### design/flow/run.sh
#!/bin/bash
# the make line also repeats each setting of config.mk as NAME=value (left out here)
make -C /OpenROAD-flow-scripts/flow DESIGN_CONFIG=/design/flow/config.mk WORK_HOME=/design/flow/orfs CLKGATE_MAP_FILE= finish
### design/flow/config.mk
export PLATFORM = sky130hd
export DESIGN_NAME = yuv422_to_rgb
export DESIGN_NICKNAME = yuv422_to_rgb
export VERILOG_FILES = /design/flow/design.v
export SDC_FILE = /design/flow/constraint.sdc
export NUM_CORES = 4
export LEC_CHECK = 0
export CAP_MARGIN = 20
export CORE_MARGIN = 2
export CORE_UTILIZATION = 72
export CTS_CLUSTER_DIAMETER = 105
export PLACE_DENSITY_LB_ADDON = 0.27
export SLEW_MARGIN = 20
### design/flow/constraint.sdc
create_clock -name core_clock -period 6.67 [get_ports {pclk}]
set_input_delay 1.3340 -clock core_clock [delete_from_list [all_inputs] [get_ports {pclk}]]
set_output_delay 1.3340 -clock core_clock [all_outputs]
set_load 0.01 [all_outputs]
### design/flow/design.v
module yuv_to_rgb (
input            clk             ,  
input            rst_n           ,  
input            start_conversion,  
input      [7:0] y               , 
input      [7:0] u               ,
input      [7:0] v               ,
output reg [7:0] r               , 
output reg [7:0] g               , 
output reg [7:0] b               ,
output reg       pixel_ready        
);
parameter signed [15:0] C_1_402 = 16'h059C;   
parameter signed [15:0] C_0_344 = 16'h0160;   
parameter signed [15:0] C_0_714 = 16'h02DB;   
parameter signed [15:0] C_1_772 = 16'h0716;   
wire signed [15:0] y_s;
wire signed [15:0] u_s;
wire signed [15:0] v_s;
wire signed [31:0] r_temp;
wire signed [31:0] g_temp;
wire signed [31:0] b_temp;
assign y_s = y;
assign u_s = u - 128;   
assign v_s = v - 128;   
assign r_temp = y_s + ((v_s * C_1_402) >>> 10);
assign g_temp = y_s - ((u_s * C_0_344) >>> 10) - ((v_s * C_0_714) >>> 10);
assign b_temp = y_s + ((u_s * C_1_772) >>> 10);
always @(posedge clk or negedge rst_n)	
	if (~rst_n)	            r <= 8'h00; else
	if (start_conversion) begin	
		if (r_temp < 0)	    r <= 8'h00; else
		if (r_temp > 255) 	r <= 8'hFF; else
											    r <= r_temp[7:0];
	end
always @(posedge clk or negedge rst_n)	
	if (~rst_n)	            g <= 8'h00; else
	if (start_conversion) begin	
		if (g_temp < 0)	    g <= 8'h00; else
		if (g_temp > 255) 	g <= 8'hFF; else
											    g <= g_temp[7:0];
	end
always @(posedge clk or negedge rst_n)	
	if (~rst_n)	            b <= 8'h00; else
	if (start_conversion) begin	
		if (b_temp < 0)	    b <= 8'h00; else
		if (b_temp > 255) 	b <= 8'hFF; else
											    b <= b_temp[7:0];
	end
always @(posedge clk or negedge rst_n)
	if (~rst_n)     	        pixel_ready <= 1'b0; else
	if (pixel_ready)          pixel_ready <= 1'b0; else
	if (start_conversion)	    pixel_ready <= 1'b1;
endmodule
module yuv422_to_rgb (
input             pclk               ,  
input             presetn            ,  
input      [31:0] paddr              ,  
input      [31:0] pwdata             ,  
output reg [31:0] prdata             ,  
input         	  pwrite             ,  
input         	  psel               ,  
input         	  penable            , 
output            pslverr            ,  
output            pready             ,  
output reg        irq                ,  
output reg [95:0] rgb_out               
);
localparam IDLE    = 3'd0;
localparam LOAD    = 3'd1;
localparam CONVERT = 3'd2;
reg  [7:0] yuv_mem [0:7];     
reg  [7:0] y0;                
reg  [7:0] u0;                
reg  [7:0] y1;                
reg  [7:0] v0;                
reg  [7:0] y2;                
reg  [7:0] u1;                
reg  [7:0] y3;                
reg  [7:0] v1;                
wire [7:0] r0;                
wire [7:0] g0;                
wire [7:0] b0;                
wire [7:0] r1;                
wire [7:0] g1;                
wire [7:0] b1;                
wire [7:0] r2;                
wire [7:0] g2;                
wire [7:0] b2;                
wire [7:0] r3;                
wire [7:0] g3;                
wire [7:0] b3;                
reg        cnt_writes;        
reg  [2:0] state;             
reg        start_conversion;  
wire [3:0] result_ready;      
yuv_to_rgb conv0 (.clk(pclk), .rst_n(presetn), .start_conversion(start_conversion), .y(y0), .u(u0), .v(v0), .r(r0), .g(g0), .b(b0), .pixel_ready(result_ready[0]));
yuv_to_rgb conv1 (.clk(pclk), .rst_n(presetn), .start_conversion(start_conversion), .y(y1), .u(u0), .v(v0), .r(r1), .g(g1), .b(b1), .pixel_ready(result_ready[1]));
yuv_to_rgb conv2 (.clk(pclk), .rst_n(presetn), .start_conversion(start_conversion), .y(y2), .u(u1), .v(v1), .r(r2), .g(g2), .b(b2), .pixel_ready(result_ready[2]));
yuv_to_rgb conv3 (.clk(pclk), .rst_n(presetn), .start_conversion(start_conversion), .y(y3), .u(u1), .v(v1), .r(r3), .g(g3), .b(b3), .pixel_ready(result_ready[3]));
assign pready  = 1'b1;
assign pslverr = 1'b0;
always @(posedge pclk or negedge presetn)
	if (~presetn)	prdata <= 32'd0; else
	if (psel & ~penable & ~pwrite)	
		case(paddr[7:0])
			8'h20: prdata <= (state == IDLE) ? {32'hFFFFFFFF} : {32'd0};
			8'h30: prdata <= {rgb_out[95:72], 8'd0};   
			8'h34: prdata <= {rgb_out[71:48], 8'd0};   
			8'h38: prdata <= {rgb_out[47:24], 8'd0};   
			8'h3c: prdata <= {rgb_out[23:0], 8'd0};   
		endcase           
always @(posedge pclk or negedge presetn)
	if (~presetn)	                        cnt_writes <= 'd0; else
	if (psel & penable & pready & pwrite)	cnt_writes <= cnt_writes + 'd1;
always @(posedge pclk or negedge presetn)
	if (~presetn)	                                     start_conversion <= 1'b0; else
	if (start_conversion)                              start_conversion <= 1'b0; else
	if (psel & penable & pready & pwrite & cnt_writes) start_conversion <= 1'b1;
always @(posedge pclk or negedge presetn)
	if (~presetn)      	irq <= 1'b0; else
	if (irq)					  irq <= 1'b0; else
	if (&result_ready)	irq <= 1'b1;
always @(posedge pclk or negedge presetn)
	if (~presetn)	                                                  state <= IDLE; else
	case(state)
		IDLE    : if (psel & ~penable & pwrite)                       state <= LOAD;     
		LOAD    : if (psel & penable & pready & pwrite & cnt_writes)  state <= CONVERT;  
		CONVERT : if (&result_ready)                                  state <= IDLE;     
	endcase
always @(posedge pclk or negedge presetn)
	if (~presetn) begin	yuv_mem[0] <= 8'd0;
	                    yuv_mem[1] <= 8'd0;
	                    yuv_mem[2] <= 8'd0;
	                    yuv_mem[3] <= 8'd0;
	                    yuv_mem[4] <= 8'd0;
	                    yuv_mem[5] <= 8'd0;
	                    yuv_mem[6] <= 8'd0;
	                    yuv_mem[7] <= 8'd0; end else
	if (psel & pwrite & ~penable) 
		case (paddr[7:0])                               
      8'h10: begin yuv_mem[0] <= pwdata[7:0];           
									 yuv_mem[1] <= pwdata[15:8];          
									 yuv_mem[2] <= pwdata[23:16];         
									 yuv_mem[3] <= pwdata[31:24]; end     
      8'h14: begin yuv_mem[4] <= pwdata[7:0];           
                   yuv_mem[5] <= pwdata[15:8];          
                   yuv_mem[6] <= pwdata[23:16];         
                   yuv_mem[7] <= pwdata[31:24]; end     
    endcase
always @(posedge pclk or negedge presetn)
	if (~presetn)	            rgb_out <= 96'd0; else
	if (&result_ready)	      rgb_out <= {r0, g0, b0, r1, g1, b1, r2, g2, b2, r3, g3, b3};  
always @(posedge pclk or negedge presetn)
	if (~presetn)	                    y0 <= 'd0; else
	if ((state == LOAD) & cnt_writes) y0 <= yuv_mem[0];
always @(posedge pclk or negedge presetn)
	if (~presetn)	                    u0 <= 'd0; else
	if ((state == LOAD) & cnt_writes) u0 <= yuv_mem[1];
always @(posedge pclk or negedge presetn)
	if (~presetn)	                    y1 <= 'd0; else
	if ((state == LOAD) & cnt_writes) y1 <= yuv_mem[2];
always @(posedge pclk or negedge presetn)
	if (~presetn)	                    v0 <= 'd0; else
	if ((state == LOAD) & cnt_writes) v0 <= yuv_mem[3];
always @(posedge pclk or negedge presetn)
	if (~presetn)	                    y2 <= 'd0; else
	if ((state == LOAD) & cnt_writes) y2 <= yuv_mem[4];
always @(posedge pclk or negedge presetn)
	if (~presetn)	                    u1 <= 'd0; else
	if ((state == LOAD) & cnt_writes) u1 <= yuv_mem[5];
always @(posedge pclk or negedge presetn)
	if (~presetn)	                    y3 <= 'd0; else
	if ((state == LOAD) & cnt_writes) y3 <= yuv_mem[6];
always @(posedge pclk or negedge presetn)
	if (~presetn)	                    v1 <= 'd0; else
	if ((state == LOAD) & cnt_writes) v1 <= yuv_mem[7];
endmodule
==> out/qor.yml, run 1 <==
synthesis:
  top_cell: "ha_1"
  synth.cellmix.xorXnorShare_pct: 4.577
  synthesis.area_mm2: 0.02963
  ys_types: 94
  synth_nets: 3450
  netlist_top_cells_area: "dfrtp_1 (30%), ha_1 (20%), fa_1 (10%), mux2_2 (8.2%), inv_1 (5.1%)"
  yosysCellCount: 2765
  netlist.area_leader.share_pct: 29.89
  synth_seq_share_pct: 29.98
  enable_flop_cells: 0
  synthFlopType: "dfrtp_1"
  synth_instances: 2765
  post_synth_main_logic_family: "adder cells"
  aoi_share_pct: 11.66
  post_synth_most_frequent_cells: "ha_1 (462), inv_1 (404), dfrtp_1 (354), mux2_2 (217), fa_1 (154)"
  post_synth_and_or_nand_nor_area_fraction_pct: 7.148
  yosys.stat.chipArea_mm2: 0.02963
  synth_area_per_cell_um2: 10.72
  synth-adder-area-share_pct: 29.91
  synthDominantAreaCellType: "dfrtp_1"
  ys_async_rst_share_pct: 100.0
  syn_warnings: 3
  synth.area.mux_share_pct: 10.58
  ys_seq_elements: 355
drt:
  route.detailed.vias_per_inst: 6.498
  drt-initial-drc-count: 2366
  antenna-diode-count: 0
  route.vias.total: 23870
  firstDrtPassIters: 8
  drt.antenna.violating_nets: 0
  totalWireLength_mm: 91.34
  drt_drc_violations_left: 0
  drt-wirelength-per-cell_um: 24.86
run_status:
  check-failures: "setup timing"
  run_status: "failed layout checks"
timing:
  finalHoldWorstSlack_ns: 0.4381
  max_clock_freq_mhz: 137.9
  fin_ws_ns: -0.5828
  worst_slew_slack_as_a_fraction_of_its_limit_pct: 28.18
  period_needed_ns: 7.253
  rsz_0062_raised_after_global_routing: "true"
  finClkSkew_ns: 0.02503
  final-hold-violation-count: 0
  report.final.setup_viol: 32
  worstMarginPinSlew_ns: 1.075
  layout_worst_path_cycle_share_pct: 108.7
  drv_slew: 0
grt:
  grt-ovfl-total: 0
  global_route_wire_length_before_repair_mm: 130.9
  grt_pass1_vias: 23990
  track_usage_pct: 40.14
  initial_antenna_violation_count: 1
  grt_start_max_net_pins: 130
job:
  warning_count: 100
  max-cap-violations: 0
worst_setup_path:
  worst-path-max-fanout: 8
  worst_path_dominant_cell_family: "adder cells"
  worst-path-stages: 25
  worstSetupEndpointType: "flop"
  cpMaxStageDelayCell: "fa_1"
  cp_num_buf_inv: 5
  cp-endpoint: "conv0.g[2]$_DFFE_PN0P_"
  crit_path_start_kind: "flop"
  max_stage_delay_ns: 0.57
  data_arrival_time_of_the_critical_path_ns: 7.70
  criticalPathCategory: "reg2reg"
  r2r-start: "v0[3]$_DFFE_PN0P_"
  timing.reg2reg.setup_slack_ns: -0.58
  timing.reg2reg.worst_path_depth: 25
  critical_path.startpoint: "v0[3]$_DFFE_PN0P_"
  required_ns: 7.11
  r2r_end: "conv0.g[2]$_DFFE_PN0P_"
place:
  globalplace.congestion: 0.9568
  placed_area_mm2: 0.03310
  dp.final_hpwl_mm: 62.85
  place.detailed.instances: 3562
  place.port_buffers: 173
clocking:
  clock_tree.root_cell: "clkbuf_16"
  cts_buffer_depth: 3
  clock_pin_slew_worst_setup_and_hold_paths_ns: 0.06
  clock.latency.late_pin_ns: 0.58
  clock_tree_sinks: 355
  cts_max_level: 2
  cts_tree: "yes"
  cts_made_buffers: 38
layout:
  final-comb-area_mm2: 0.02045
  design_area_mm2: 0.03619
  finish.net_count: 3797
  finish.cell_count_without_fillers: 3674
  n_fill_cell: 1732
  area_growth_syn_to_layout_pct: 22.12
  final-seq-area_mm2: 0.008900
power_and_ir_drop:
  post-layout-total-power_mw: 9.387
  clockPowerShare_pct: 24.2
  internal-power_mw: 5.710
  powerComb_mw: 4.44
  power_top_consumer: "combinational cells"
  leakage_nw: 19.00
  power_sequential_mw: 2.67
  pwr.group.clock_mw: 2.27
  power_density_mw_per_mm2: 259.4
  power_switching_mw: 3.677
  sw_frac_of_total_pct: 39.17
  pwr-share-seq_pct: 28.5
  vdd.ir_drop.worst_mv: 0.2391
  pwr-share-comb_pct: 47.3
min_path:
  min_path_type: "reg2reg"
  worstHoldPathCells: 1
  min_to: "conv2.pixel_ready$_DFF_PN0_"
  worstHoldStart: "conv2.pixel_ready$_DFF_PN0_"
floorplan:
  die_h_um: 206.9
  fp.dieArea_mm2: 0.04280
  floorplan.io_pins: 200
  floorplan.die.width_um: 206.9
  coreArea_mm2: 0.04074
  core.rowCount: 74
  pre_place_util_pct: 72.74
metal layers:
layer,GRT usage (%),share of wire (%),vias to the layer above,wire length [um]
li1,-,-,10270,-
met1,50.63,37,11830,33790
met2,65.04,47,1354,43200
met3,7.959,8.6,413,7898
met4,22.77,7.0,2,6435
met5,0,0.013,-,12
stage by stage:
step,utilization (%),setup TNS (ns),setup slack [ns]
after floorplan,-,0,0.01522
after global placement,81.24,-7.925,-0.2756
after detailed placement,81.24,-16.47,-0.6468
after CTS,86.18,-4.578,-0.2597
after global routing,88.83,-19.41,-0.6867
final,88.83,-11.16,-0.5828
final cells by class:
| type | count | area share [%] |
|---|---|---|
| multi-input cells | 1936 | 56.52 |
| repair buffers | 377 | 9.180 |
| flip-flops and latches | 355 | 24.59 |
| inverters | 404 | 4.204 |
| well taps | 532 | 1.839 |
| clock buffers | 53 | 2.894 |
| clock inverters | 17 | 0.7745 |
repair_timing:
item | 4_1_cts | 5_1_grt
endpoints found under the setup margin | 61 | 96
pin swaps | 53 | 91
hold buffers | 0 | 0
gates resized | 123 | 173
buffers inserted | 18 | 27
==> run 2: changes to the inputs <==
Settings changed: ABC_AREA set to 0, CELL_PAD_IN_SITES_DETAIL_PLACEMENT set to 0, CTS_CLUSTER_DIAMETER 105 to 33, HOLD_SLACK_MARGIN set to 0.08, MIN_ROUTING_LAYER set to met1, PLACE_DENSITY_LB_ADDON 0.27 to 0.26, SETUP_SLACK_MARGIN set to 4.22, TNS_END_PERCENT set to 10.
Clock period 6.67 ns to 14.8 ns, I/O delays scaled along.
==> run 2 against run 1 <==
The run now finishes clean. Sequential cell count unchanged. Global-route usage decreased by 1.9 points. Die area did not move. Critical path depth grew 4. Utilization fell by 5.7 points. Worst hold slack better by 0.015 ns. First-iteration DRC count shrank 32%. Register-to-register slack improved by 7.2 ns. Cell area shrank 6.4%. Combinational power shrank 66%. Fmax fell by 11%. Critical path type unchanged. Critical endpoint is now conv1.g[4]$_DFFE_PN0P_. Largest cell class unchanged.
==> out/qor.yml, run 2 <==
synthesis:
  synth_seq_share_pct: 29.98  # unchanged
  synth_instances: 2765  # unchanged
  synthFlopType: "dfrtp_1"
  ys_async_rst_share_pct: 100.0  # unchanged
  synth_area_per_cell_um2: 10.72  # unchanged
  enable_flop_cells: 0  # unchanged
  synthesis.area_mm2: 0.02963  # unchanged
  syn_warnings: 3  # unchanged
  synth.area.mux_share_pct: 10.58  # unchanged
  netlist_top_cells_area: "dfrtp_1 (30%), ha_1 (20%), fa_1 (10%), mux2_2 (8.2%), inv_1 (5.1%)"
  post_synth_main_logic_family: "adder cells"
  synth-adder-area-share_pct: 29.91  # unchanged
  post_synth_and_or_nand_nor_area_fraction_pct: 7.148  # unchanged
  synth_nets: 3450  # unchanged
  top_cell: "ha_1"
  yosysCellCount: 2765  # unchanged
  ys_seq_elements: 355  # unchanged
  ys_types: 94  # unchanged
  netlist.area_leader.share_pct: 29.89  # unchanged
  synth.cellmix.xorXnorShare_pct: 4.577  # unchanged
  aoi_share_pct: 11.66  # unchanged
  yosys.stat.chipArea_mm2: 0.02963  # unchanged
  post_synth_most_frequent_cells: "ha_1 (462), inv_1 (404), dfrtp_1 (354), mux2_2 (217), fa_1 (154)"
  synthDominantAreaCellType: "dfrtp_1"
worst_setup_path:
  cpMaxStageDelayCell: "a211oi_2"
  max_stage_delay_ns: 0.66  # +0.09 ns
  r2r_end: "conv1.g[4]$_DFFE_PN0P_"
  required_ns: 15.24  # +8.13 ns
  cp_num_buf_inv: 5  # unchanged
  r2r-start: "v0[6]$_DFFE_PN0P_"
  worst-path-max-fanout: 9  # +1
  worst_path_dominant_cell_family: "AND-OR/OR-AND gates"
  timing.reg2reg.setup_slack_ns: 6.65  # +7.23 ns
  data_arrival_time_of_the_critical_path_ns: 8.59  # +0.89 ns
  criticalPathCategory: "reg2reg"
  timing.reg2reg.worst_path_depth: 29  # +16%
  cp-endpoint: "conv1.g[4]$_DFFE_PN0P_"
  crit_path_start_kind: "flop"
  worst-path-stages: 29  # +16%
  worstSetupEndpointType: "flop"
  critical_path.startpoint: "v0[6]$_DFFE_PN0P_"
clocking:
  clock_tree_sinks: 355  # unchanged
  cts_tree: "yes"
  cts-hold-fix-buffers: 0  # unchanged
  clock_tree.root_cell: "clkbuf_16"
  cts_made_buffers: 56  # +47%
  cts_buffer_depth: 3  # unchanged
  clock_pin_slew_worst_setup_and_hold_paths_ns: 0.06  # about the same
  post_cts_resize_count: 0  # -100%
  clock.latency.late_pin_ns: 0.62  # +0.04 ns
  cts_max_level: 2  # unchanged
  cts.repair_timing.setup_buffer_count: 0  # -18
timing:
  rsz_0062_raised_after_global_routing: "false"
  finClkSkew_ns: 0.02954  # +0.004505 ns
  period_needed_ns: 8.150  # +0.8968 ns
  setup_total_neg_slack_ns: 0  # +11.16 ns
  worst_slew_slack_as_a_fraction_of_its_limit_pct: 29.78  # +1.6 points
  layout_worst_path_cycle_share_pct: 55.07  # -54 points
  drv_slew: 0  # unchanged
  final-hold-violation-count: 0  # unchanged
  report.final.setup_viol: 0  # -100%
  worstMarginPinSlew_ns: 1.051  # -0.02397 ns
  max_clock_freq_mhz: 122.7  # -11%
power_and_ir_drop:
  pwr-share-seq_pct: 29.1  # +0.6 points
  vdd.ir_drop.worst_mv: 0.1106  # -54%
  leakage_nw: 18.15  # -4.4%
  power_switching_mw: 1.535  # -58%
  power_sequential_mw: 1.20  # -55%
  power_top_consumer: "combinational cells"
  internal-power_mw: 2.582  # -55%
  powerComb_mw: 1.51  # -66%
  clockPowerShare_pct: 34.2  # +10 points
  pwr-share-comb_pct: 36.7  # -11 points
  post-layout-total-power_mw: 4.118  # -56%
  pwr.group.clock_mw: 1.41  # -38%
  power_density_mw_per_mm2: 121.6  # -53%
  sw_frac_of_total_pct: 37.29  # -1.9 points
drt:
  route.vias.total: 22140  # -7.2%
  route.detailed.vias_per_inst: 6.301  # -3.0%
  firstDrtPassIters: 5  # -3
  totalWireLength_mm: 80.23  # -12%
  drt-wirelength-per-cell_um: 22.83  # -8.2%
  drt-initial-drc-count: 1598  # -32%
  antenna-diode-count: 0  # unchanged
  drt_drc_violations_left: 0  # unchanged
  drt.antenna.violating_nets: 0  # unchanged
floorplan:
  fp.dieArea_mm2: 0.04280  # unchanged
  floorplan.io_pins: 200  # unchanged
  coreArea_mm2: 0.04074  # unchanged
  core.rowCount: 74  # unchanged
  floorplan.die.width_um: 206.9  # unchanged
  pre_place_util_pct: 72.74  # unchanged
  die_h_um: 206.9  # unchanged
job:
  warning_count: 98  # -2.0%
  max-cap-violations: 0  # unchanged
layout:
  finalCoreUtilization_pct: 83.13  # -5.7 points
  design_area_mm2: 0.03387  # -6.4%
  finish.net_count: 3623  # -4.6%
  area_growth_syn_to_layout_pct: 14.29
  n_fill_cell: 2276  # +31%
  finish.cell_count_without_fillers: 3514  # -4.4%
place:
  placed_area_mm2: 0.03185  # -3.8%
  dp.final_hpwl_mm: 60.42  # -3.9%
  globalplace.congestion: 0.9347  # -2.3%
  place.port_buffers: 173  # unchanged
  place.detailed.instances: 3412  # -4.2%
grt:
  grt-ovfl-total: 0  # unchanged
  grt_pass1_vias: 22810  # -4.9%
  track_usage_pct: 38.27  # -1.9 points
  global_route_wire_length_before_repair_mm: 124.8  # -4.7%
  initial_antenna_violation_count: 0  # -1
  grt_start_max_net_pins: 173  # +33%
min_path:
  min_to: "conv3.pixel_ready$_DFF_PN0_"
  min_path_type: "reg2reg"
  worstHoldStart: "conv3.pixel_ready$_DFF_PN0_"
  worstHoldPathCells: 1  # unchanged
run_status:
  run_status: "no timing/DRC/antenna violations"
-- run 2: metrics by stage --
stage	worst slack (ns)	hold slack (ns)
global placement	7.086	0.4115
floorplan	7.539	0.4029
global route	6.128	0.4762
detailed placement	6.883	0.4180
finish	6.650	0.4528
CTS	6.785	0.4561
-- run 2: final cells by class --
cell class	instances	area (um^2)	share of cell area, %
multi-input combinational	1936	18940	55.94
sequential	355	8889	26.24
timing repair buffer	185	1834	5.416
inverter	404	1516	4.478
clock buffer	66	1489	4.396
tap	532	665.6	1.965
clock inverter	36	529.3	1.563
-- run 2: routing by layer --
metal	part of all wire (%)	routed length, um	track usage (%)
met4	5.5	4419	19.76
met3	6.9	5555	6.421
met1	40	31710	48.48
met2	48	38550	63.57
met5	0	0	0
==> run 3: changes to the inputs <==
Settings changed: ABC_AREA 0 to unset, CELL_PAD_IN_SITES_DETAIL_PLACEMENT 0 to unset, CORE_UTILIZATION 72 to 40, CTS_CLUSTER_DIAMETER 33 to unset, HOLD_SLACK_MARGIN 0.08 to unset, MIN_ROUTING_LAYER met1 to unset, PLACE_DENSITY_LB_ADDON 0.26 to unset, SETUP_SLACK_MARGIN 4.22 to 0.99, TNS_END_PERCENT 10 to unset.
Clock period 14.8 ns to 8.15 ns, I/O delays scaled along.
==> run 3 against run 2 <==
Still clean. Utilization is 35 points lower. Largest power group unchanged. Clock skew rose by 0.0023 ns. Non-clock buffer count increased by 54.
==> out/qor.yml, run 3 <==
run_status:
  run_status: "no timing/DRC/antenna violations"
job:
  warning_count: 98  # unchanged
  max-cap-violations: 0  # unchanged
synthesis:
  top_cell: "ha_1"
  ys_seq_elements: 355  # unchanged
  synth.area.mux_share_pct: 10.58  # unchanged
  synth.cellmix.xorXnorShare_pct: 4.577  # unchanged
  ys_async_rst_share_pct: 100.0  # unchanged
  post_synth_and_or_nand_nor_area_fraction_pct: 7.148  # unchanged
  synth_seq_share_pct: 29.98  # unchanged
  synth_nets: 3450  # unchanged
  aoi_share_pct: 11.66  # unchanged
  post_synth_main_logic_family: "adder cells"
  synthDominantAreaCellType: "dfrtp_1"
  synthFlopType: "dfrtp_1"
  yosysCellCount: 2765  # unchanged
  netlist.area_leader.share_pct: 29.89  # unchanged
  synth_area_per_cell_um2: 10.72  # unchanged
  netlist_top_cells_area: "dfrtp_1 (30%), ha_1 (20%), fa_1 (10%), mux2_2 (8.2%), inv_1 (5.1%)"
  synth-adder-area-share_pct: 29.91  # unchanged
  yosys.stat.chipArea_mm2: 0.02963  # unchanged
  ys_types: 94  # unchanged
  synthesis.area_mm2: 0.02963  # unchanged
  synth_instances: 2765  # unchanged
  syn_warnings: 3  # unchanged
  post_synth_most_frequent_cells: "ha_1 (462), inv_1 (404), dfrtp_1 (354), mux2_2 (217), fa_1 (154)"
  enable_flop_cells: 0  # unchanged
timing:
  layout_worst_path_cycle_share_pct: 85.83  # +31 points
  report.final.setup_viol: 0  # unchanged
  rsz_0062_raised_after_global_routing: "true"
  finClkSkew_ns: 0.03183  # +0.002292 ns
  final-hold-violation-count: 0  # unchanged
  worstMarginPinSlew_ns: 1.057  # +0.005979 ns
  period_needed_ns: 6.995  # -1.155 ns
  drv_slew: 0  # unchanged
  setup_total_neg_slack_ns: 0  # unchanged
  worst_slew_slack_as_a_fraction_of_its_limit_pct: 29.34  # -0.45 points
  finalHoldWorstSlack_ns: 0.4258  # -0.02699 ns
  max_clock_freq_mhz: 143.0  # +17%
floorplan:
  fp.dieArea_mm2: 0.07628  # +78%
  pre_place_util_pct: 40.48  # -32 points
  coreArea_mm2: 0.07321  # +80%
  floorplan.io_pins: 200  # unchanged
  die_h_um: 276.2  # +34%
  core.rowCount: 99  # +34%
  floorplan.die.width_um: 276.2  # +34%
drt:
  drt.antenna.violating_nets: 0  # unchanged
  route.top_layer_used: "met4"
  route.met3.wl_mm: 3.743  # -33%
  met1Wirelength_mm: 37.32  # +18%
  route.detailed.vias_per_inst: 5.308  # -16%
  firstDrtPassIters: 5  # unchanged
  drt-wirelength-per-cell_um: 19.80  # -13%
  antenna-diode-count: 0  # unchanged
  totalWireLength_mm: 78.54  # -2.1%
  drt-initial-drc-count: 1181  # -26%
  met2_length_mm: 35.34  # -8.3%
  drt_drc_violations_left: 0  # unchanged
  route.vias.total: 21060  # -4.9%
worst_setup_path:
  r2r_end: "conv0.g[5]$_DFFE_PN0P_"
  max_stage_delay_ns: 0.54  # -0.12 ns
  cp_common_cell: "fa_1"
  cp_num_buf_inv: 2  # -3
  worstSetupEndpointType: "flop"
  required_ns: 8.60  # -6.64 ns
  cpMaxStageDelayCell: "fa_1"
  worst-path-stages: 25  # -14%
  criticalPathCategory: "reg2reg"
  worst_path_dominant_cell_family: "adder cells"
  critical_path.startpoint: "v0[2]$_DFFE_PN0P_"
  timing.reg2reg.setup_slack_ns: 1.16  # -5.50 ns
  cp-endpoint: "conv0.g[5]$_DFFE_PN0P_"
  timing.reg2reg.worst_path_depth: 25  # -14%
  worst-path-max-fanout: 8  # -1
  data_arrival_time_of_the_critical_path_ns: 7.45  # -1.14 ns
  r2r-start: "v0[2]$_DFFE_PN0P_"
  crit_path_start_kind: "flop"
grt:
  grt_start_max_net_pins: 112  # -35%
  grt_pass1_vias: 21290  # -6.7%
  global_route_wire_length_before_repair_mm: 122.1  # -2.1%
  initial_antenna_violation_count: 1  # +1
  grt-ovfl-total: 0  # unchanged
  track_usage_pct: 20.32  # -18 points
place:
  placed_area_mm2: 0.03245  # +1.9%
  globalplace.congestion: 0.8994  # -3.8%
  dp.final_hpwl_mm: 63.11  # +4.5%
  place.detailed.instances: 3850  # +13%
  place.port_buffers: 173  # unchanged
min_path:
  min_path_type: "reg2reg"
  worstHoldStart: "conv1.pixel_ready$_DFF_PN0_"
  min_to: "conv1.pixel_ready$_DFF_PN0_"
  worstHoldPathCells: 1  # unchanged
clocking:
  clock.latency.late_pin_ns: 0.59  # -0.03 ns
  clock_tree_sinks: 355  # unchanged
  cts_max_level: 2  # unchanged
  cts_buffer_depth: 3  # unchanged
  cts_made_buffers: 40  # -29%
  clock_pin_slew_worst_setup_and_hold_paths_ns: 0.06  # about the same
  cts_tree: "yes"
  clock_tree.root_cell: "clkbuf_16"
  cts-hold-fix-buffers: 0  # unchanged
layout:
  finish.net_count: 3661  # +1.0%
  design_area_mm2: 0.03492  # +3.1%
  area_growth_syn_to_layout_pct: 17.85
  finish.cell_count_without_fillers: 3967  # +13%
power_and_ir_drop:
  leakage_nw: 18.18  # +0.12%
  sw_frac_of_total_pct: 38.46  # +1.2 points
  clockPowerShare_pct: 26.8  # -7.4 points
  pwr.group.clock_mw: 1.86  # +32%
  pwr-share-comb_pct: 41.9  # +5.2 points
  pwr-share-seq_pct: 31.3  # +2.2 points
  power_density_mw_per_mm2: 198.3  # +63%
  power_switching_mw: 2.663  # +73%
  power_sequential_mw: 2.17  # +81%
  internal-power_mw: 4.262  # +65%
  power_top_consumer: "combinational cells"
  powerComb_mw: 2.90  # +92%
  vdd.ir_drop.worst_mv: 0.1308  # +18%
==> run 3: timing repair <==
action	CTS	global route
gates resized	46	111
endpoints found under the setup margin	42	87
buffers inserted	27	16
pin swaps	21	43
==> run 3: area by class of cell <==
| cell class | count | area (um^2) |
|---|---|---|
| sequential | 355 | 8906 |
| clock buffer | 52 | 1106 |
| clock inverter | 22 | 261.5 |
| timing repair buffer | 239 | 2250 |
| tap | 959 | 1200 |
| inverter | 404 | 1534 |
| fill | 6680 | 38280 |
| multi-input combinational | 1936 | 19670 |
==> run 3: metrics by stage <==
stage | util [%] | worst slack, ns | power, mW
global placement | 44.33 | 0.5526 | 4.766
global route | 47.71 | 0.9169 | 7.396
finish | 47.71 | 1.155 | 6.925
floorplan | - | 0.9933 | 4.008
CTS | 46.73 | 0.9630 | 6.787
detailed placement | 44.33 | 0.4325 | 4.844
==> run 3: per-layer routing <==
metal	vias to the layer above	GRT usage, %
met5	-	0
met3	117	3.059
met1	10490	29.24
met2	467	31.67
li1	9986	-
met4	0	5.941
==> run 4: changes to the inputs <==
Settings changed: ABC_AREA set to 1, CORE_UTILIZATION 40 to 72, CTS_CLUSTER_DIAMETER set to 87, CTS_CLUSTER_SIZE set to 72, PLACE_DENSITY set to 0.65, SETUP_SLACK_MARGIN 0.99 to unset.
Clock period 8.15 ns to 5.77 ns, I/O delays scaled along.
==> run 4 against run 3 <==
The flow now stops in 5_1_grt. Die area decreased by 41%. Area after synthesis increased by 4.5%. Synthesized cell count increased by 36%.
==> out/qor.yml, run 4 <==
floorplan:
  floorplan.die.width_um: 211.4  # -23%
  die_h_um: 211.4  # -23%
  fp.dieArea_mm2: 0.04468  # -41%
  pre_place_util_pct: 73.32  # +33 points
  core.rowCount: 75  # -24%
  floorplan.io_pins: 200  # unchanged
  coreArea_mm2: 0.04223  # -42%
synthesis:
  synth-adder-area-share_pct: 28.63  # -1.3 points
  synthDominantAreaCellType: "dfrtp_1"
  ys_async_rst_share_pct: 100.0  # unchanged
  ys_seq_elements: 355  # unchanged
  netlist_top_cells_area: "dfrtp_1 (29%), ha_1 (19%), nand2_1 (11%), fa_1 (10%), inv_1 (7.7%)"
  synthFlopType: "dfrtp_1"
  aoi_share_pct: 11.38  # -0.28 points
  post_synth_most_frequent_cells: "nand2_1 (885), inv_1 (636), ha_1 (462), dfrtp_1 (354), o21ai_0 (236)"
  synth.cellmix.xorXnorShare_pct: 4.894  # +0.32 points
  ys_types: 60  # -36%
  netlist.area_leader.share_pct: 28.61  # -1.3 points
  synth.area.mux_share_pct: 0.6547  # -9.9 points
  yosysCellCount: 3764  # +36%
  post_synth_and_or_nand_nor_area_fraction_pct: 16.77  # +9.6 points
  post_synth_main_logic_family: "adder cells"
  enable_flop_cells: 0  # unchanged
  synth_nets: 4449  # +29%
  syn_warnings: 3  # unchanged
  synth_instances: 3764  # +36%
  synth_seq_share_pct: 28.70  # -1.3 points
  yosys.stat.chipArea_mm2: 0.03096  # +4.5%
  synth_area_per_cell_um2: 8.226  # -23%
  synthesis.area_mm2: 0.03096  # +4.5%
  top_cell: "nand2_1"
place:
  globalplace.congestion: 1.002  # +11%
  dp.final_hpwl_mm: 74.87  # +19%
  place.port_buffers: 173  # unchanged
  dp_slack_ns: -0.9723  # -1.405 ns
  place.detailed.instances: 4694  # +22%
run_status:
  tool.error: "[ERROR GRT-0232] Routing congestion too high. Check the congestion heatmap in the GUI."
  run_status: "did not finish"
  last-stage-reached: "5_1_grt"
clocking:
  cts_max_level: 1  # -1
  clock_tree.root_cell: "clkbuf_16"
  clock_tree_sinks: 355  # unchanged
  cts_made_buffers: 17  # -57%
  cts_buffer_depth: 3  # unchanged
grt:
  track_usage_pct: 76.84
  grt-ovfl-total: 74
run 4: metal layers:
metal  track usage (%)  overflow
met4             77.29        34
met5             44.38         0
met1             76.09         1
met3             61.47         1
met2             92.54        38
run 4: what timing repair did:
| action | in CTS |
|---|---|
| gates cloned | 0 |
| hold buffers | 0 |
| setup endpoints to repair | 87 |
| resized | 187 |
| setup buffers | 38 |
| pin swaps | 114 |
run 4: metrics by stage:
step	hold WS, ns	TNS (ns)	cell area (um^2)	utilization, %	total power, mW
after CTS	0.4477	-19.77	37490	88.79	73.74
after floorplan	0.4029	-9.712	31240	-	44.45
after global placement	0.4131	-22.32	35570	84.23	63.00
after detailed placement	0.4254	-42.34	35570	84.23	66.99
==> run 5: changes to the inputs <==
Settings changed: ABC_AREA 1 to unset, CORE_UTILIZATION 72 to 69, CTS_CLUSTER_DIAMETER 87 to unset, CTS_CLUSTER_SIZE 72 to 36, PLACE_DENSITY 0.65 to unset.
Clock period 5.77 ns to 6.76 ns, I/O delays scaled along.
==> run 5 against run 4 <==
The layout now fails its checks (setup timing). Area after synthesis shrank 4.3%. Die area shrank 0.12%. Synthesized cell count shrank 27%.
==> out/qor.yml, run 5 <==
floorplan:
  pre_place_util_pct: 70.33  # -3.0 points
  floorplan.io_pins: 200  # unchanged
  core.rowCount: 75  # unchanged
  floorplan.die.width_um: 211.2  # about the same
  coreArea_mm2: 0.04213  # -0.22%
  fp.dieArea_mm2: 0.04462  # -0.12%
  die_h_um: 211.2  # about the same
synthesis:
  syn_warnings: 3  # unchanged
  synth.cellmix.xorXnorShare_pct: 4.577  # -0.32 points
  top_cell: "ha_1"
  synthesis.area_mm2: 0.02963  # -4.3%
  synthFlopType: "dfrtp_1"
  synth_instances: 2765  # -27%
  enable_flop_cells: 0  # unchanged
  yosys.stat.chipArea_mm2: 0.02963  # -4.3%
  ys_seq_elements: 355  # unchanged
  synth_seq_share_pct: 29.98  # +1.3 points
  post_synth_most_frequent_cells: "ha_1 (462), inv_1 (404), dfrtp_1 (354), mux2_2 (217), fa_1 (154)"
  netlist_top_cells_area: "dfrtp_1 (30%), ha_1 (20%), fa_1 (10%), mux2_2 (8.2%), inv_1 (5.1%)"
  synth-adder-area-share_pct: 29.91  # +1.3 points
  synth_nets: 3450  # -22%
  synth_area_per_cell_um2: 10.72  # +30%
  ys_types: 94  # +57%
  netlist.area_leader.share_pct: 29.89  # +1.3 points
  post_synth_main_logic_family: "adder cells"
  post_synth_and_or_nand_nor_area_fraction_pct: 7.148  # -9.6 points
  synth.area.mux_share_pct: 10.58  # +9.9 points
  yosysCellCount: 2765  # -27%
  ys_async_rst_share_pct: 100.0  # unchanged
  aoi_share_pct: 11.66  # +0.28 points
  synthDominantAreaCellType: "dfrtp_1"
drt:
  route.top_layer_used: "met5"
  totalWireLength_mm: 82.08
  drt-initial-drc-count: 1744
  drt.antenna.violating_nets: 0
  drt-wirelength-per-cell_um: 22.43
  route.detailed.vias_per_inst: 6.166
  firstDrtPassIters: 5
  met1Wirelength_mm: 33.00
  met2_length_mm: 39.54
  route.met3.wl_mm: 5.204
  route.vias.total: 22570
  drt_drc_violations_left: 0
power_and_ir_drop:
  power_sequential_mw: 2.63
  post-layout-total-power_mw: 8.928
  power_top_consumer: "combinational cells"
  vdd.ir_drop.worst_mv: 0.2240
  clockPowerShare_pct: 25.0
  power_density_mw_per_mm2: 251.0
  power_switching_mw: 3.446
  sw_frac_of_total_pct: 38.60
  leakage_nw: 18.85
  pwr-share-comb_pct: 45.6
  internal-power_mw: 5.482
  pwr-share-seq_pct: 29.4
  powerComb_mw: 4.07
  pwr.group.clock_mw: 2.23
run_status:
  check-failures: "setup timing"
  run_status: "failed layout checks"
clocking:
  clock_tree_sinks: 355  # unchanged
  clock_tree.root_cell: "clkbuf_16"
  cts-hold-fix-buffers: 0  # unchanged
  cts_tree: "yes"
  cts_max_level: 2  # +1
  clock_pin_slew_worst_setup_and_hold_paths_ns: 0.06
  cts_made_buffers: 38  # +21
  clock.latency.late_pin_ns: 0.57
  cts_buffer_depth: 3  # unchanged
grt:
  grt-ovfl-total: 0
  track_usage_pct: 36.87
  initial_antenna_violation_count: 1
  global_route_wire_length_before_repair_mm: 126.4
  grt_pass1_vias: 23350
  grt_start_max_net_pins: 112
worst_setup_path:
  criticalPathCategory: "reg2reg"
  timing.reg2reg.setup_slack_ns: -0.19
  required_ns: 7.23
  cp-endpoint: "conv1.g[3]$_DFFE_PN0P_"
  crit_path_start_kind: "flop"
  worst-path-max-fanout: 8
  critical_path.startpoint: "v0[2]$_DFFE_PN0P_"
  worst-path-stages: 30
  timing.reg2reg.worst_path_depth: 30
  worstSetupEndpointType: "flop"
  cpMaxStageDelayCell: "fa_1"
  r2r_end: "conv1.g[3]$_DFFE_PN0P_"
  max_stage_delay_ns: 0.56
  data_arrival_time_of_the_critical_path_ns: 7.42
  worst_path_dominant_cell_family: "adder cells"
  r2r-start: "v0[2]$_DFFE_PN0P_"
  cp_num_buf_inv: 6
min_path:
  worstHoldStart: "irq$_DFF_PN0_"
  worstHoldPathCells: 1
  min_to: "irq$_DFF_PN0_"
  min_path_type: "reg2reg"
job:
  max-cap-violations: 0
  warning_count: 101
timing:
  report.final.setup_viol: 32
  layout_worst_path_cycle_share_pct: 102.9
  worstMarginPinSlew_ns: 1.062
  max_clock_freq_mhz: 143.8
  worst_slew_slack_as_a_fraction_of_its_limit_pct: 28.99
  finClkSkew_ns: 0.03017
  period_needed_ns: 6.955
  drv_slew: 0
  final-hold-violation-count: 0
  finalHoldWorstSlack_ns: 0.4260
  rsz_0062_raised_after_global_routing: "true"
  fin_ws_ns: -0.1949
layout:
  design_area_mm2: 0.03557
  final-seq-area_mm2: 0.008901
  finish.net_count: 3777
  finalCoreUtilization_pct: 84.41
  n_fill_cell: 2295
  final-comb-area_mm2: 0.01993
  area_growth_syn_to_layout_pct: 20.02
place:
  dp_slack_ns: -0.5654  # +0.4069 ns
  globalplace.congestion: 0.9137  # -8.8%
  dp.final_hpwl_mm: 62.22  # -17%
  placed_area_mm2: 0.03298  # -7.3%
  place.port_buffers: 173  # unchanged
[run 5: final cells by class]
type	instances	share of cell area (%)
Sequential cell	355	25.03
Clock buffer	50	2.941
Antenna cell	1	0.007036
Tap cell	539	1.896
Clock inverter	18	0.8584
Timing Repair Buffer	357	8.967
Inverter	404	4.271
Multi-Input combinational cell	1936	56.03
[run 5: what timing repair did]
item | 4_1_cts | 5_1_grt
setup buffers | 18 | 9
resized | 109 | 86
endpoints found under the setup margin | 57 | 96
pin swaps | 78 | 87
endpoints found under the hold margin | 0 | 0
[run 5: through the flow]
step / TNS [ns] / std cells
2_1_floorplan: 0 / 2765
3_3_place_gp: -9.113 / 3562
3_5_place_dp: -13.80 / 3562
4_1_cts: -2.441 / 3648
5_1_grt: -11.36 / 3659
6_report: -2.820 / 3660
[run 5: layer usage]
| metal | track usage, % | up-vias |
|---|---|---|
| li1 | - | 10220 |
| met3 | 6.230 | 251 |
| met2 | 61.71 | 805 |
| met4 | 16.90 | 2 |
| met1 | 47.15 | 11290 |
| met5 | 0 | - |
==> run 6: changes to the inputs <==
Settings changed: ABC_AREA set to 1, CAP_MARGIN 20 to 5, CORE_UTILIZATION 69 to 72, CTS_CLUSTER_DIAMETER set to 90, CTS_CLUSTER_SIZE 36 to unset, MAX_ROUTING_LAYER set to met4, PLACE_DENSITY set to 0.66.
Clock period 6.76 ns to 4.53 ns, I/O delays scaled along.
==> run 6 against run 5 <==
The flow now stops in 4_1_cts. Area after synthesis grew 4.5%. Synthesized cell count grew 36%. Die area is 0.12% higher.
==> out/qor.yml, run 6 <==
synthesis:
  ys_async_rst_share_pct: 100.0  # unchanged
  ys_types: 60  # -36%
  post_synth_main_logic_family: "adder cells"
  aoi_share_pct: 11.38  # -0.28 points
  netlist_top_cells_area: "dfrtp_1 (29%), ha_1 (19%), nand2_1 (11%), fa_1 (10%), inv_1 (7.7%)"
  yosys.stat.chipArea_mm2: 0.03096  # +4.5%
  synth_instances: 3764  # +36%
  synth.cellmix.xorXnorShare_pct: 4.894  # +0.32 points
  top_cell: "nand2_1"
  synth_area_per_cell_um2: 8.226  # -23%
  synthesis.area_mm2: 0.03096  # +4.5%
  synth-adder-area-share_pct: 28.63  # -1.3 points
  synth.area.mux_share_pct: 0.6547  # -9.9 points
  syn_warnings: 3  # unchanged
  enable_flop_cells: 0  # unchanged
  synth_seq_share_pct: 28.70  # -1.3 points
  post_synth_most_frequent_cells: "nand2_1 (885), inv_1 (636), ha_1 (462), dfrtp_1 (354), o21ai_0 (236)"
  ys_seq_elements: 355  # unchanged
  synthFlopType: "dfrtp_1"
  post_synth_and_or_nand_nor_area_fraction_pct: 16.77  # +9.6 points
  netlist.area_leader.share_pct: 28.61  # -1.3 points
  yosysCellCount: 3764  # +36%
  synth_nets: 4449  # +29%
  synthDominantAreaCellType: "dfrtp_1"
floorplan:
  coreArea_mm2: 0.04223  # +0.22%
  pre_place_util_pct: 73.32  # +3.0 points
  floorplan.die.width_um: 211.4  # about the same
  core.rowCount: 75  # unchanged
  fp.dieArea_mm2: 0.04468  # +0.12%
  die_h_um: 211.4  # about the same
  floorplan.io_pins: 200  # unchanged
place:
  place.port_buffers: 173  # unchanged
  placed_area_mm2: 0.03771  # +14%
  globalplace.congestion: 0.9991  # +9.3%
  dp.final_hpwl_mm: 81.75  # +31%
run_status:
  tool.error: "[ERROR DPL-0033] detailed placement checks failed during check placement."
  run_status: "did not finish"
  last-stage-reached: "4_1_cts"
## run 6: stage by stage
step | cells | setup TNS [ns] | worst slack (ns)
after floorplan | 3764 | -88.70 | -1.580
after global placement | 4933 | -114.56 | -1.684
after detailed placement | 4933 | -144.07 | -2.298
==> run 7: changes to the inputs <==
Settings changed: ABC_AREA 1 to unset, CAP_MARGIN 5 to 20, CORE_UTILIZATION 72 to 65, CTS_CLUSTER_DIAMETER 90 to unset, MAX_ROUTING_LAYER met4 to unset, PLACE_DENSITY 0.66 to unset, SETUP_SLACK_MARGIN set to -0.56, TNS_END_PERCENT set to 5.
Clock period 4.53 ns to 5.45 ns, I/O delays scaled along.
==> run 7 against run 6 <==
Synthesized cell count down 27%. Die area up 5.9%. Area after synthesis down 4.3%. The layout now fails its checks (setup timing).
==> out/qor.yml, run 7 <==
synthesis:
  synth-adder-area-share_pct: 29.91  # +1.3 points
  post_synth_and_or_nand_nor_area_fraction_pct: 7.148  # -9.6 points
  synth.cellmix.xorXnorShare_pct: 4.577  # -0.32 points
  enable_flop_cells: 0  # unchanged
  synth_area_per_cell_um2: 10.72  # +30%
  yosysCellCount: 2765  # -27%
  synth_nets: 3450  # -22%
  synthesis.area_mm2: 0.02963  # -4.3%
  ys_types: 94  # +57%
  synthDominantAreaCellType: "dfrtp_1"
  syn_warnings: 3  # unchanged
  netlist_top_cells_area: "dfrtp_1 (30%), ha_1 (20%), fa_1 (10%), mux2_2 (8.2%), inv_1 (5.1%)"
  top_cell: "ha_1"
  ys_seq_elements: 355  # unchanged
  post_synth_main_logic_family: "adder cells"
  ys_async_rst_share_pct: 100.0  # unchanged
  synth_instances: 2765  # -27%
  aoi_share_pct: 11.66  # +0.28 points
  netlist.area_leader.share_pct: 29.89  # +1.3 points
  synthFlopType: "dfrtp_1"
  yosys.stat.chipArea_mm2: 0.02963  # -4.3%
  synth.area.mux_share_pct: 10.58  # +9.9 points
  post_synth_most_frequent_cells: "ha_1 (462), inv_1 (404), dfrtp_1 (354), mux2_2 (217), fa_1 (154)"
  synth_seq_share_pct: 29.98  # +1.3 points
power_and_ir_drop:
  clockPowerShare_pct: 24.4
  sw_frac_of_total_pct: 37.37
  vdd.ir_drop.worst_mv: 0.3475
  pwr-share-comb_pct: 47.3
  powerComb_mw: 5.50
  pwr-share-seq_pct: 28.3
  post-layout-total-power_mw: 11.62
  pwr.group.clock_mw: 2.84
  power_switching_mw: 4.343
  leakage_nw: 20.26
  power_sequential_mw: 3.29
  internal-power_mw: 7.278
  power_density_mw_per_mm2: 307.8
  power_top_consumer: "combinational cells"
clocking:
  clock.latency.late_pin_ns: 0.59
  cts_tree: "yes"
  clock_tree.root_cell: "clkbuf_16"
  cts_max_level: 2
  cts_buffer_depth: 3
  clock_tree_sinks: 355
  clock_pin_slew_worst_setup_and_hold_paths_ns: 0.07
  cts_made_buffers: 38
timing:
  report.final.setup_viol: 96
  rsz_0062_raised_after_global_routing: "true"
  max_clock_freq_mhz: 144.0
  worstMarginPinSlew_ns: 1.030
  finClkSkew_ns: 0.03336
  worst_slew_slack_as_a_fraction_of_its_limit_pct: 31.12
  layout_worst_path_cycle_share_pct: 127.5
  final-hold-violation-count: 0
  fin_ws_ns: -1.496
  drv_slew: 0
  period_needed_ns: 6.946
drt:
  drt-wirelength-per-cell_um: 21.98
  route.vias.total: 23610
  drt.antenna.violating_nets: 0
  antenna-diode-count: 0
  firstDrtPassIters: 5
  route.detailed.vias_per_inst: 5.893
  totalWireLength_mm: 88.09
  drt_drc_violations_left: 0
  drt-initial-drc-count: 1756
place:
  place.detailed.instances: 3932  # -20%
  globalplace.congestion: 0.9379  # -6.1%
  dp.final_hpwl_mm: 68.39  # -16%
  place.port_buffers: 173  # unchanged
  dp_slack_ns: -1.669  # +0.6292 ns
grt:
  grt_pass1_vias: 24660
  track_usage_pct: 37.35
  grt_start_max_net_pins: 112
  global_route_wire_length_before_repair_mm: 135.4
  grt-ovfl-total: 0
  initial_antenna_violation_count: 3
worst_setup_path:
  cp_num_buf_inv: 4
  max_stage_delay_ns: 0.57
  timing.reg2reg.worst_path_depth: 28
  r2r-start: "v1[1]$_DFFE_PN0P_"
  worst-path-max-fanout: 8
  worstSetupEndpointType: "flop"
  data_arrival_time_of_the_critical_path_ns: 7.33
  required_ns: 5.84
  worst_path_dominant_cell_family: "AND-OR/OR-AND gates"
  timing.reg2reg.setup_slack_ns: -1.50
  worst-path-stages: 28
  crit_path_start_kind: "flop"
  critical_path.startpoint: "v1[1]$_DFFE_PN0P_"
  r2r_end: "conv3.g[4]$_DFFE_PN0P_"
  criticalPathCategory: "reg2reg"
  cpMaxStageDelayCell: "fa_2"
  cp_common_cell: "a21oi_1"
  cp-endpoint: "conv3.g[4]$_DFFE_PN0P_"
layout:
  n_fill_cell: 2582
  finish.net_count: 4064
  finish.cell_count_without_fillers: 4007
  area_growth_syn_to_layout_pct: 27.39
floorplan:
  pre_place_util_pct: 65.58  # -7.7 points
  floorplan.io_pins: 200  # unchanged
  fp.dieArea_mm2: 0.04731  # +5.9%
  floorplan.die.width_um: 217.5  # +2.9%
  die_h_um: 217.5  # +2.9%
  core.rowCount: 78  # +4.0%
  coreArea_mm2: 0.04519  # +7.0%
job:
  max-cap-violations: 0
  warning_count: 103
min_path:
  worstHoldStart: "irq$_DFF_PN0_"
  worstHoldPathCells: 1
  min_to: "irq$_DFF_PN0_"
  min_path_type: "reg2reg"
run_status:
  run_status: "failed layout checks"
  check-failures: "setup timing"
## run 7: metrics by stage
| step | hold WS (ns) | utilization [%] | area, um^2 | setup TNS (ns) |
|---|---|---|---|---|
| floorplan | 0.4029 | - | 29850 | -84.48 |
| global placement | 0.4116 | 78.72 | 35570 | -95.53 |
| detailed placement | 0.4129 | 78.72 | 35570 | -112.74 |
| CTS | 0.4205 | 82.74 | 37390 | -93.42 |
| global route | 0.4326 | 83.55 | 37750 | -117.89 |
| finish | 0.4187 | 83.55 | 37750 | -94.19 |
## run 7: cell type report
type,instances,area [um^2],area share (%)
clock buffer,50,1066,2.824
tap,600,750.7,1.989
multi-input combinational,1936,19830,52.54
inverter,404,1526,4.043
clock inverter,18,325.3,0.8617
sequential,355,8905,23.59
timing repair buffer,644,5344,14.16
## run 7: repair_timing
action                                  in CTS  in global routing
buffers inserted                             7                  2
endpoints found under the hold margin        0                  0
pin swaps                                   57                 46
endpoints found under the setup margin      96                 96
hold buffers                                 0                  0
cloned                                       0                  0
gates resized                              102                 88
## run 7: per-layer routing
metal	track usage [%]	vias up	part of all wire (%)
li1	-	10790	-
met1	48.77	11870	41
met2	63.39	767	49
met3	3.877	187	5.3
met4	16.42	0	4.5
met5	0	-	0
==> run 8: changes to the inputs <==
Settings changed: ABC_AREA set to 1, CORE_ASPECT_RATIO set to 1.53, CORE_UTILIZATION 65 to 72, CTS_CLUSTER_DIAMETER set to 385, CTS_CLUSTER_SIZE set to 98, PLACE_DENSITY set to 0.39, SETUP_SLACK_MARGIN -0.56 to -0.39, SLEW_MARGIN 20 to 0.
Clock period 5.45 ns to 3.97 ns, I/O delays scaled along.
==> run 8 against run 7 <==
The flow now stops in 5_1_grt. Area after synthesis is 4.5% higher. Die area is 5.5% lower. Synthesized cell count is 36% higher.
==> out/qor.yml, run 8 <==
place:
  placed_area_mm2: 0.03772  # +6.0%
  globalplace.congestion: 1.038  # +11%
  place.port_buffers: 173  # unchanged
  dp.final_hpwl_mm: 82.67  # +21%
synthesis:
  ys_async_rst_share_pct: 100.0  # unchanged
  synthDominantAreaCellType: "dfrtp_1"
  yosysCellCount: 3764  # +36%
  top_cell: "nand2_1"
  post_synth_main_logic_family: "adder cells"
  synthFlopType: "dfrtp_1"
  synth.area.mux_share_pct: 0.6547  # -9.9 points
  synth_instances: 3764  # +36%
  syn_warnings: 3  # unchanged
  post_synth_most_frequent_cells: "nand2_1 (885), inv_1 (636), ha_1 (462), dfrtp_1 (354), o21ai_0 (236)"
  synth_area_per_cell_um2: 8.226  # -23%
  synth_seq_share_pct: 28.70  # -1.3 points
  ys_seq_elements: 355  # unchanged
  yosys.stat.chipArea_mm2: 0.03096  # +4.5%
  synthesis.area_mm2: 0.03096  # +4.5%
  enable_flop_cells: 0  # unchanged
  netlist_top_cells_area: "dfrtp_1 (29%), ha_1 (19%), nand2_1 (11%), fa_1 (10%), inv_1 (7.7%)"
  synth-adder-area-share_pct: 28.63  # -1.3 points
  ys_types: 60  # -36%
  synth.cellmix.xorXnorShare_pct: 4.894  # +0.32 points
  aoi_share_pct: 11.38  # -0.28 points
  post_synth_and_or_nand_nor_area_fraction_pct: 16.77  # +9.6 points
  synth_nets: 4449  # +29%
  netlist.area_leader.share_pct: 28.61  # -1.3 points
clocking:
  cts-hold-fix-buffers: 0  # unchanged
  clock_tree_sinks: 355  # unchanged
  cts_max_level: 1  # -1
  cts_buffer_depth: 3  # unchanged
  cts_made_buffers: 7  # -82%
  clock_tree.root_cell: "clkbuf_16"
floorplan:
  core.rowCount: 94  # +21%
  floorplan.io_pins: 200  # unchanged
  coreArea_mm2: 0.04269  # -5.5%
  floorplan.die.width_um: 171.6  # -21%
  fp.dieArea_mm2: 0.04471  # -5.5%
  die_h_um: 260.5  # +20%
  pre_place_util_pct: 72.52  # +6.9 points
grt:
  track_usage_pct: 62.30
  grt-ovfl-total: 9
run_status:
  last-stage-reached: "5_1_grt"
  tool.error: "[ERROR GRT-0232] Routing congestion too high. Check the congestion heatmap in the GUI."
  run_status: "did not finish"
==> run 8: metrics by stage <==
stage / hold WS (ns) / utilization, % / std cells / power, mW / worst slack (ns)
2_1_floorplan: 0.4029 / - / 3764 / 64.29 / -2.142
3_3_place_gp: 0.4133 / 88.34 / 5011 / 102.2 / -2.313
3_5_place_dp: 0.4200 / 88.34 / 5011 / 108.4 / -2.682
4_1_cts: 0.2250 / 90.53 / 5040 / 115.1 / -2.479
==> run 8: metal layers <==
metal	GRT overflow	global-route usage, %
met1	0	60.24
met2	4	86.38
met3	0	38.22
met4	5	65.37
met5	0	6.912
==> run 8: timing repair <==
action,in CTS
gates resized,115
pin swaps,57
setup buffers,20
endpoints found under the setup margin,96
==> run 9: changes to the inputs <==
Settings changed: ABC_AREA 1 to unset, CORE_ASPECT_RATIO 1.53 to unset, CORE_UTILIZATION 72 to 10, CTS_CLUSTER_DIAMETER 385 to unset, CTS_CLUSTER_SIZE 98 to unset, PLACE_DENSITY 0.39 to unset, SETUP_SLACK_MARGIN -0.39 to unset, SLEW_MARGIN 0 to 20, TNS_END_PERCENT 5 to unset.
Clock period 3.97 ns to 13.0 ns, I/O delays scaled along.
==> run 9 against run 8 <==
The run now finishes clean. Die area grew to 6.7 times the previous value. Synthesized cell count shrank 27%. Area after synthesis shrank 4.3%.
==> out/qor.yml, run 9 <==
floorplan:
  core.rowCount: 199  # +110%
  die_h_um: 548.4  # +110%
  coreArea_mm2: 0.2943  # +590%
  fp.dieArea_mm2: 0.3007  # +570%
  floorplan.io_pins: 200  # unchanged
  floorplan.die.width_um: 548.4  # +220%
  pre_place_util_pct: 10.07  # -62 points
synthesis:
  aoi_share_pct: 11.66  # +0.28 points
  synthDominantAreaCellType: "dfrtp_1"
  synth_instances: 2765  # -27%
  enable_flop_cells: 0  # unchanged
  ys_seq_elements: 355  # unchanged
  syn_warnings: 3  # unchanged
  yosys.stat.chipArea_mm2: 0.02963  # -4.3%
  synth.cellmix.xorXnorShare_pct: 4.577  # -0.32 points
  synthFlopType: "dfrtp_1"
  ys_types: 94  # +57%
  synth_seq_share_pct: 29.98  # +1.3 points
  post_synth_and_or_nand_nor_area_fraction_pct: 7.148  # -9.6 points
  synth-adder-area-share_pct: 29.91  # +1.3 points
  synth_area_per_cell_um2: 10.72  # +30%
  yosysCellCount: 2765  # -27%
  ys_async_rst_share_pct: 100.0  # unchanged
  netlist.area_leader.share_pct: 29.89  # +1.3 points
  synthesis.area_mm2: 0.02963  # -4.3%
  netlist_top_cells_area: "dfrtp_1 (30%), ha_1 (20%), fa_1 (10%), mux2_2 (8.2%), inv_1 (5.1%)"
  post_synth_main_logic_family: "adder cells"
  synth_nets: 3450  # -22%
  post_synth_most_frequent_cells: "ha_1 (462), inv_1 (404), dfrtp_1 (354), mux2_2 (217), fa_1 (154)"
  top_cell: "ha_1"
  synth.area.mux_share_pct: 10.58  # +9.9 points
power_and_ir_drop:
  internal-power_mw: 2.603
  pwr.group.clock_mw: 1.18
  clockPowerShare_pct: 27.8
  sw_frac_of_total_pct: 38.57
  power_top_consumer: "combinational cells"
  pwr-share-seq_pct: 32.2
  leakage_nw: 17.87
  power_switching_mw: 1.635
  power_density_mw_per_mm2: 113.1
  pwr-share-comb_pct: 40.0
  powerComb_mw: 1.69
  vdd.ir_drop.worst_mv: 0.08884
  power_sequential_mw: 1.37
place:
  dp.final_hpwl_mm: 84.49  # +2.2%
  placed_area_mm2: 0.03613  # -4.2%
  place.detailed.instances: 6804  # +36%
  globalplace.congestion: 0.8662  # -17%
  dp_slack_ns: 4.881  # +7.563 ns
  place.port_buffers: 173  # unchanged
clocking:
  cts_made_buffers: 40  # +33
  cts_tree: "yes"
  clock.latency.late_pin_ns: 0.60
  post_cts_resize_count: 0  # -100%
  cts_max_level: 2  # +1
  cts.repair_timing.setup_buffer_count: 0  # -100%
  clock_tree_sinks: 355  # unchanged
  cts-hold-fix-buffers: 0  # unchanged
  cts_buffer_depth: 3  # unchanged
  clock_pin_slew_worst_setup_and_hold_paths_ns: 0.06
  clock_tree.root_cell: "clkbuf_16"
drt:
  route.vias.total: 21360
  drt-wirelength-per-cell_um: 14.60
  drt.antenna.violating_nets: 0
  drt_drc_violations_left: 0
  firstDrtPassIters: 5
  route.detailed.vias_per_inst: 3.107
  drt-initial-drc-count: 1354
  totalWireLength_mm: 100.4
min_path:
  min_to: "conv0.pixel_ready$_DFF_PN0_"
  worstHoldStart: "conv0.pixel_ready$_DFF_PN0_"
  min_path_type: "reg2reg"
  worstHoldPathCells: 1
grt:
  grt_pass1_vias: 21930
  initial_antenna_violation_count: 50
  track_usage_pct: 6.587
  grt-ovfl-total: 0
  grt_start_max_net_pins: 109
  global_route_wire_length_before_repair_mm: 147.4
timing:
  setup_total_neg_slack_ns: 0
  finClkSkew_ns: 0.03668
  worst_slew_slack_as_a_fraction_of_its_limit_pct: 30.82
  rsz_0062_raised_after_global_routing: "false"
  layout_worst_path_cycle_share_pct: 63.04
  drv_slew: 0
  report.final.setup_viol: 0
  period_needed_ns: 8.195
  worstMarginPinSlew_ns: 1.035
  fin_ws_ns: 4.805
  max_clock_freq_mhz: 122.0
  final-hold-violation-count: 0
worst_setup_path:
  cp_common_cell: "ha_1"
  worstSetupEndpointType: "flop"
  timing.reg2reg.worst_path_depth: 27
  worst-path-max-fanout: 8
  data_arrival_time_of_the_critical_path_ns: 8.71
  timing.reg2reg.setup_slack_ns: 4.80
  crit_path_start_kind: "flop"
  r2r-start: "v1[1]$_DFFE_PN0P_"
  critical_path.startpoint: "v1[1]$_DFFE_PN0P_"
  worst_path_dominant_cell_family: "AND-OR/OR-AND gates"
  max_stage_delay_ns: 0.77
  required_ns: 13.51
  criticalPathCategory: "reg2reg"
  cpMaxStageDelayCell: "o211ai_1"
  r2r_end: "conv2.g[0]$_DFFE_PN0P_"
  cp-endpoint: "conv2.g[0]$_DFFE_PN0P_"
  cp_num_buf_inv: 3
  worst-path-stages: 27
layout:
  area_growth_syn_to_layout_pct: 26.48
  final-seq-area_mm2: 0.008889
  n_fill_cell: 33300
  design_area_mm2: 0.03748
  finish.net_count: 3612
  finalCoreUtilization_pct: 12.74
  final-comb-area_mm2: 0.01896
  finish.cell_count_without_fillers: 6874
job:
  warning_count: 97
  max-cap-violations: 0
run_status:
  run_status: "no timing/DRC/antenna violations"
-- run 9: through the flow --
stage	total power [mW]	hold slack, ns
after floorplan	2.513	0.4029
after global placement	3.035	0.4127
after CTS	4.281	0.4259
after detailed placement	3.076	0.4178
after global routing	4.540	0.4498
final	4.238	0.4242
-- run 9: cell type report --
class / count / share of cell area (%)
tap: 3919 / 13.08
multi-input combinational: 1936 / 50.58
timing repair buffer: 190 / 4.961
clock buffer: 55 / 3.034
antenna: 2 / 0.01335
inverter: 404 / 4.046
clock inverter: 13 / 0.5675
sequential: 355 / 23.71
-- run 9: metal layers --
metal / track usage [%] / vias up / wire (um) / part of all wire [%]
li1: - / 9893 / - / -
met1: 8.148 / 10740 / 41660 / 42
met2: 11.67 / 565 / 49720 / 50
met3: 1.203 / 153 / 6078 / 6.1
met4: 1.646 / 10 / 2847 / 2.8
met5: 0 / - / 68 / 0.068
==> run 10: changes to the inputs <==
Settings changed: ABC_AREA set to 0, CELL_PAD_IN_SITES_DETAIL_PLACEMENT set to 0, CELL_PAD_IN_SITES_GLOBAL_PLACEMENT set to 2, CORE_MARGIN 2 to 3, CORE_UTILIZATION 10 to 32, CTS_CLUSTER_DIAMETER set to 29, PLACE_DENSITY set to 0.82, SETUP_SLACK_MARGIN set to 0.79.
Clock period 13.0 ns to 13.1 ns, I/O delays scaled along.
==> run 10 against run 9 <==
Non-clock buffer count is 2 higher. Worst hold slack worse by 0.0050 ns. Global-route usage rose by 10 points. Clock-buffer cell count is 35 higher. Cell area decreased by 5.3%. Sequential power about the same. Sequential share of layout area grew 1.3 points. Utilization grew 26 points. Area after synthesis unchanged. Die area fell by 68%. Critical path depth increased by 1. Register-to-register slack better by 0.35 ns. Critical endpoint is now conv1.g[2]$_DFFE_PN0P_.
==> out/qor.yml, run 10 <==
run_status:
  run_status: "no timing/DRC/antenna violations"
power_and_ir_drop:
  pwr.group.clock_mw: 1.98  # +68%
  pwr-share-comb_pct: 32.3  # -7.7 points
  vdd.ir_drop.worst_mv: 0.09595  # +8.0%
  post-layout-total-power_mw: 4.929  # +16%
  power_top_consumer: "the clock network"
  leakage_nw: 18.52  # +3.6%
  power_switching_mw: 1.720  # +5.2%
synthesis:
  enable_flop_cells: 0  # unchanged
  synth_instances: 2765  # unchanged
  yosys.stat.chipArea_mm2: 0.02963  # unchanged
  netlist.area_leader.share_pct: 29.89  # unchanged
  aoi_share_pct: 11.66  # unchanged
  syn_warnings: 3  # unchanged
  synthDominantAreaCellType: "dfrtp_1"
  ys_async_rst_share_pct: 100.0  # unchanged
  synth.area.mux_share_pct: 10.58  # unchanged
  synth_nets: 3450  # unchanged
  synth.cellmix.xorXnorShare_pct: 4.577  # unchanged
  post_synth_main_logic_family: "adder cells"
grt:
  global_route_wire_length_before_repair_mm: 122.7  # -17%
  track_usage_pct: 16.63  # +10 points
  grt-ovfl-total: 0  # unchanged
  grt_start_max_net_pins: 90  # -17%
  grt_pass1_vias: 20440  # -6.8%
worst_setup_path:
  criticalPathCategory: "reg2reg"
  worst_path_dominant_cell_family: "AND-OR/OR-AND gates"
  r2r_end: "conv1.g[2]$_DFFE_PN0P_"
  data_arrival_time_of_the_critical_path_ns: 8.40  # -0.31 ns
  crit_path_start_kind: "flop"
  cp_common_cell: "ha_1"
  worst-path-stages: 28  # +3.7%
  worstSetupEndpointType: "flop"
  cp_num_buf_inv: 3  # unchanged
  r2r-start: "v0[1]$_DFFE_PN0P_"
  required_ns: 13.55  # +0.04 ns
  critical_path.startpoint: "v0[1]$_DFFE_PN0P_"
timing:
  period_needed_ns: 7.948  # -0.2470 ns
  worst_slew_slack_as_a_fraction_of_its_limit_pct: 26.62  # -4.2 points
  worstMarginPinSlew_ns: 1.101  # +0.06518 ns
  drv_slew: 0  # unchanged
  setup_total_neg_slack_ns: 0  # unchanged
  final-hold-violation-count: 0  # unchanged
  rsz_0062_raised_after_global_routing: "false"
  report.final.setup_viol: 0  # unchanged
min_path:
  min_path_type: "reg2reg"
  worstHoldStart: "conv3.pixel_ready$_DFF_PN0_"
clocking:
  cts-hold-fix-buffers: 0  # unchanged
  post_cts_resize_count: 0  # unchanged
  cts_made_buffers: 76  # +90%
  cts_max_level: 3  # +1
  clock_pin_slew_worst_setup_and_hold_paths_ns: 0.05  # about the same
  cts_tree: "yes"
  cts.repair_timing.setup_buffer_count: 0  # unchanged
drt:
  firstDrtPassIters: 5  # unchanged
  route.vias.total: 20610  # -3.5%
  antenna-diode-count: 0  # -2
  drt-wirelength-per-cell_um: 18.52  # +27%
  drt.antenna.violating_nets: 0  # unchanged
  drt-initial-drc-count: 1079  # -20%
floorplan:
  coreArea_mm2: 0.09097  # -69%
  floorplan.io_pins: 200  # unchanged
  core.rowCount: 110  # -45%
  fp.dieArea_mm2: 0.09629  # -68%
  pre_place_util_pct: 32.57  # +23 points
job:
  warning_count: 94  # -3.1%
  max-cap-violations: 0  # unchanged
layout:
  area_growth_syn_to_layout_pct: 19.72
  finish.cell_count_without_fillers: 4260  # -38%
  finalCoreUtilization_pct: 39.00  # +26 points
place:
  place.port_buffers: 173  # unchanged
[run 10: layout make-up]
cell class | count | area [um^2]
multi-input cells | 1936 | 18950
repair buffers | 192 | 1874
inverters | 404 | 1516
flip-flops and latches | 355 | 8889
clock inverters | 51 | 640.6
well taps | 1232 | 1541
clock buffers | 90 | 2066
fillers | 8900 | 55500
[run 10: through the flow]
step	hold WS, ns	setup slack [ns]
finish	0.4192	5.152
global route	0.4252	4.604
CTS	0.4212	5.104
detailed placement	0.4147	5.132
global placement	0.4136	5.121
floorplan	0.4029	5.839
[run 10: per-layer routing]
metal	GRT usage [%]	routed length, um
met5	0	0
met1	24.84	40020
met2	25.46	34250
met4	3.256	1120
met3	2.607	3481
Power figures rest on the tool's default switching activity, not on a simulated workload.
